// CS
module CS(clk, reset, X, Y);
	input clk, reset; 
	input [7:0] X;
	output [9:0] Y;
	reg [9:0] X1,X2, X3, X4, X5, X6, X7, X8, X9;
	wire[9:0] avg_w;
	reg [9:0] avg;
	reg [9:0] appr;
	wire[9:0] Y_keep_w;
	reg [9:0] Y;
	reg [12:0] avg_dividend;
	reg [12:0] Y_dividend;
	reg [12:0] total_num;
	reg [9:0] least;
	wire [12:0] avg_dis = 13'd9;
	wire [12:0] Y_dis = 13'd8;
	always @(negedge clk) begin
		if(reset) begin
			X1 <= 0; X2 <= 0; X3 <= 0; X4 <= 0; X5 <= 0; X6 <= 0; X7 <= 0; X8 <= 0; X9 <= 0;
			avg_dividend <= 0;
			total_num <= 0;
		end  
		else begin 
			if (total_num < 9)
				total_num <= total_num + 1;
			X1 <= X2;
			X2 <= X3;
			X3 <= X4;
			X4 <= X5;
			X5 <= X6;
			X6 <= X7;
			X7 <= X8;
			X8 <= X9;
			X9 <= X;
			avg_dividend <= X2+X3+X4+X5+X6+X7+X8+X9+X; 	
		end  
	end  
	calc c1(avg_dividend, avg_dis, avg_w);
	always @(*) begin
		avg = avg_w;
		appr = X1;
		least = 1000;
		if( (avg >= X1) && (avg - X1) < least) begin
			appr = X1;
			least = avg - X1;
		end
		if(avg >= X2 && (avg - X2) < least) begin
			appr = X2;
			least = avg - X2;
		end
		if(avg >= X3 && (avg - X3) < least) begin
			appr = X3;
			least = avg - X3;
		end
		if(avg >= X4 && (avg - X4) < least) begin
			appr = X4;
			least = avg - X4;
		end
		if(avg >= X5 && (avg - X5) < least) begin
			appr = X5;
			least = avg - X5;
		end
		if(avg >= X6 && (avg - X6) < least) begin
			appr = X6;
			least = avg - X6;
		end
		if(avg >= X7 && (avg - X7) < least) begin
			appr = X7;
			least = avg - X7;
		end
		if(avg >= X8 && (avg - X8) < least) begin
			appr = X8;
			least = avg - X8;
		end
		if(avg >= X9 && (avg - X9) < least) begin
			appr = X9;
			least = avg - X9;
		end
		Y_dividend = avg_dividend + avg_dis*appr;
	end  
	calc c2(Y_dividend, Y_dis, Y_keep_w);	
	always @(posedge clk) begin
  ...
Size in the first run: about 110 flip-flops, ~20 I/O pins, ~0.016 mm^2 of cells after synthesis.
Settings: LEC_CHECK=0, CAP_MARGIN=20, CORE_MARGIN=2, CORE_UTILIZATION=72, CTS_CLUSTER_SIZE=50, SETUP_SLACK_MARGIN=3.12, SLEW_MARGIN=20; clock period 11.8 ns.
run.sh (not shown) runs the stock make flow with config.mk's settings and CLKGATE_MAP_FILE=.
The first run stopped in 3_5_place_dp.
==> next run, changes <==
ABC_AREA = 1   (was not set)
CTS_CLUSTER_SIZE = 99   (was 50)
SETUP_SLACK_MARGIN = not set   (was 3.12)
clock period = 13.5 ns   (was 11.8 ns; I/O delays follow)
The changed run died in 3_5_place_dp (DPL-0038).
Die size shrinks by 2.1%.
Area after synthesis goes down by 2.2%.
Synthesized cell count increases by 17%.
==> next run, changes <==
CTS_CLUSTER_SIZE = not set   (was 99)
clock period = 71.4 ns   (was 13.5 ns; I/O delays follow)
The changed run went through all stages and came out clean. Die area stays the same. Synthesized cell count stays the same. Area after synthesis is unchanged.
==> next run, changes <==
CORE_UTILIZATION = 71   (was 72)
CTS_CLUSTER_SIZE = 36   (was not set)
PLACE_DENSITY_LB_ADDON = 0.28   (was not set)
clock period = 56.8 ns   (was 71.4 ns; I/O delays follow)
Now the flow produced a layout that fails on setup timing.
Wire length goes up by 32%.
Synthesized area is unchanged.
Die size came out higher by 1.4%.
Via count rose by 19%.
Register-to-register slack loses 3.5 ns.
Worst setup slack degrades by 3.5 ns.


job 330:
Starting RTL as in the previous note.
Settings: LEC_CHECK=0, ABC_AREA=1, CAP_MARGIN=5, CELL_PAD_IN_SITES_GLOBAL_PLACEMENT=0, CORE_MARGIN=2, CORE_UTILIZATION=72, CTS_CLUSTER_DIAMETER=190, CTS_CLUSTER_SIZE=66, GPL_ROUTABILITY_DRIVEN=0, MAX_ROUTING_LAYER=met4, SETUP_SLACK_MARGIN=5.0, SLEW_MARGIN=20, TNS_END_PERCENT=60; clock period 28.3 ns.
Job 330: it failed with a tool error in 3_5_place_dp, so there are no final results.
What job 2353 does differently from job 330 at the input level:
-- flow/config.mk --
<<< job 330, line 8
export ABC_AREA = 1
export CAP_MARGIN = 5
>>> job 2353, line 8
export CAP_MARGIN = 20
<<< job 330, line 13
export CTS_CLUSTER_DIAMETER = 190
>>> job 2353, line 12
<<< job 330, line 16
>>> job 2353, line 14
export HOLD_SLACK_MARGIN = -0.09
<<< job 330, line 17
export SETUP_SLACK_MARGIN = 5.0
>>> job 2353, line 16
export PLACE_DENSITY_LB_ADDON = 0.04
export SETUP_SLACK_MARGIN = 1.87
==> flow/constraint.sdc <==
create_clock -name core_clock -period 63.8 [get_ports {clk}]
set_input_delay 12.7600 -clock core_clock [delete_from_list [all_inputs] [get_ports {clk}]]
set_output_delay 12.7600 -clock core_clock [all_outputs]
set_load 0.01 [all_outputs]
Results
The final reports for job 2353 and job 330 show die extent in x higher in the former.
From job 330 to job 2353 the numbers moved as follows: overall die area now sits higher; chip height +about 1.1%; number of enable-type register cells in the synthesized netlist flat.
Synthesized area on job 2353 is behind job 330.
Job 2353 against job 330: post-synthesis share of cell area spent on and, or, nand and nor gates fell 9.7 points; yosys stat cell total has decreased.
No final results exist for job 2353, since it was stopped by error GRT-0232 during 5_1_grt.
Job 2353 vs. job 330: mux share of post-synthesis cell area higher; sequential cell area fraction in the yosys report lower.
Per the comparison of job 2353 with job 330, synthesis area per yosys grew by about 2.2%; number of standard cells after synthesis shrank by 342.
#### Input delta (job 7843 over job 2353)
-- flow/config.mk --
<<< job 2353, line 10
export CORE_MARGIN = 2
export CORE_UTILIZATION = 72
>>> job 7843, line 10
export CORE_MARGIN = 5
export CORE_UTILIZATION = 34
<<< job 2353, line 14
export HOLD_SLACK_MARGIN = -0.09
>>> job 7843, line 14
<<< job 2353, line 17
export SETUP_SLACK_MARGIN = 1.87
>>> job 7843, line 16
export SETUP_SLACK_MARGIN = 5.0
Delta (job 7843 minus job 2353): post-placement worst setup slack up 0.67 ns; total core area up about 110%.
Comparing job 7843 and job 2353, the lower height of the chip was measured on job 2353.
Detailed placement HPWL was lower in the run labelled job 2353.
What job 7843 reported for area of placed instances has to be multiplied by 0.945 to get the figure for job 2353.
Re number of cell instances after yosys synthesis: no difference whatsoever between job 2353 and job 7843.
Job 7843: area of the die about 120% above job 2353
Between job 7843 and job 2353, the post-CTS setup buffer count is higher for job 2353.
Job 7843 finished all stages; the layout is clean.
Seen in the log of job 2353: GRT-0232 during 5_1_grt, after which the run never completed.
> inputs changed (job 7843 -> job 4000)
-- flow/config.mk --
<<< job 7843, line 8
>>> job 4000, line 8
export ABC_AREA = 1
<<< job 7843, line 10
>>> job 4000, line 11
export CORE_ASPECT_RATIO = 0.5
<<< job 7843, line 11
export CORE_UTILIZATION = 34
export CTS_CLUSTER_SIZE = 66
>>> job 4000, line 13
export CORE_UTILIZATION = 35
export CTS_CLUSTER_DIAMETER = 157
export CTS_CLUSTER_SIZE = 98
<<< job 7843, line 15
export PLACE_DENSITY_LB_ADDON = 0.04
export SETUP_SLACK_MARGIN = 5.0
>>> job 4000, line 18
export PLACE_DENSITY_LB_ADDON = 0.12
export SETUP_SLACK_MARGIN = -1.89
<<< job 7843, line 18
export TNS_END_PERCENT = 60
>>> job 4000, line 21
export TNS_END_PERCENT = 5
==> comparison <==
Routed wire in job 4000 totals less than in job 7843. Relative to job 7843, tally of non-filler cells in the final layout has increased by 50 in job 4000. Job 4000 vs job 7843, area of all placed cells without fillers went down by 20%.
[inputs] job 6555 vs job 4000
-- flow/config.mk --
<<< job 4000, line 13
export CORE_UTILIZATION = 35
>>> job 6555, line 13
export CORE_UTILIZATION = 57
<<< job 4000, line 18
export PLACE_DENSITY_LB_ADDON = 0.12
>>> job 6555, line 18
export PLACE_DENSITY_LB_ADDON = 0.04
<<< job 4000, line 21
export TNS_END_PERCENT = 5
>>> job 6555, line 21
export TNS_END_PERCENT = 40
Notes after the runs:
Job 6555 packs its core more tightly than job 4000.
Of job 4000 and job 6555, job 6555 shows the lower area of the core, with job 4000 above it.
Relative to job 4000, the filler-free cell count of the finished design measured on job 6555 has decreased by a little under 10%.
Job 4000: PASS, flow complete, no timing, DRC or antenna violations
Job 6555 ran to completion and came out clean on the timing, DRC and antenna checks.
Xor/xnor cell area share of the yosys netlist came out exactly the same in job 4000 and job 6555.
NOTE: aggregate routed wire length in job 6555 falls short of that of job 4000
The final worst setup slack of job 6555 is higher than that of job 4000.
Comparing job 4000 and job 6555, the higher global-route usage is on job 6555.
Of job 4000 and job 6555, job 6555 shows the lower proportion of cell area spent on the clock network, with job 4000 above it.
Diff job 4000 -> job 6555: wire length on met3 moved up; clock-pin slew on the worst setup and hold paths fell by 0.03 ns.


Starting RTL as in the previous note.
==> flow/config.mk <==
export PLATFORM = sky130hd
export DESIGN_NAME = CS
export DESIGN_NICKNAME = CS
export VERILOG_FILES = /design/flow/design.v
export SDC_FILE = /design/flow/constraint.sdc
export NUM_CORES = 4
export LEC_CHECK = 0
export ABC_AREA = 1
export CAP_MARGIN = 20
export CELL_PAD_IN_SITES_GLOBAL_PLACEMENT = 0
export CORE_MARGIN = 2
export CORE_UTILIZATION = 71
export CTS_CLUSTER_DIAMETER = 190
export CTS_CLUSTER_SIZE = 66
export GPL_ROUTABILITY_DRIVEN = 0
export MAX_ROUTING_LAYER = met4
export SETUP_SLACK_MARGIN = 5.0
export SLEW_MARGIN = 20
export TNS_END_PERCENT = 60
==> flow/constraint.sdc <==
create_clock -name core_clock -period 32.7 [get_ports {clk}]
set_input_delay 6.5400 -clock core_clock [delete_from_list [all_inputs] [get_ports {clk}]]
set_output_delay 6.5400 -clock core_clock [all_outputs]
set_load 0.01 [all_outputs]
The first run ended with an error in clock tree synthesis (4_1_cts) with DPL-0038.
Change:
ABC_AREA = default   (was 1)
CORE_UTILIZATION = 72   (was 71)
CTS_CLUSTER_DIAMETER = default   (was 190)
HOLD_SLACK_MARGIN = -0.06   (was default)
PLACE_DENSITY_LB_ADDON = 0.04   (was default)
SETUP_SLACK_MARGIN = 1.73   (was 5.0)
clock period = 63.8 ns   (was 32.7 ns; I/O delays follow)
Outcome: The new run did not get past global routing (5_1_grt); die size rises by 0.79%; area after synthesis rises by 2.2%; synthesized cell count falls by 15%.
Change:
CORE_UTILIZATION = 70   (was 72)
HOLD_SLACK_MARGIN = -0.08   (was -0.06)
PLACE_DENSITY = 0.35   (was default)
PLACE_DENSITY_LB_ADDON = default   (was 0.04)
SETUP_SLACK_MARGIN = 5.0   (was 1.73)
=>
- The changed run failed in global routing (5_1_grt) with ODB-0269
- area after synthesis is unchanged
- die size went up by 2.8%
- synthesized cell count is unchanged
Change:
ABC_AREA = 1   (was default)
CORE_ASPECT_RATIO = 0.5   (was default)
CORE_MARGIN = 5   (was 2)
CORE_UTILIZATION = 41   (was 70)
CTS_CLUSTER_DIAMETER = 157   (was default)
CTS_CLUSTER_SIZE = 98   (was 66)
HOLD_SLACK_MARGIN = default   (was -0.08)
PLACE_DENSITY = default   (was 0.35)
PLACE_DENSITY_LB_ADDON = 0.04   (was default)
SETUP_SLACK_MARGIN = -1.89   (was 5.0)
TNS_END_PERCENT = 5   (was 60)
=> The new run went through all stages and came out clean. Die size went up by 76%. Synthesized cell count increases by 17%. Area after synthesis is lower by 2.2%.
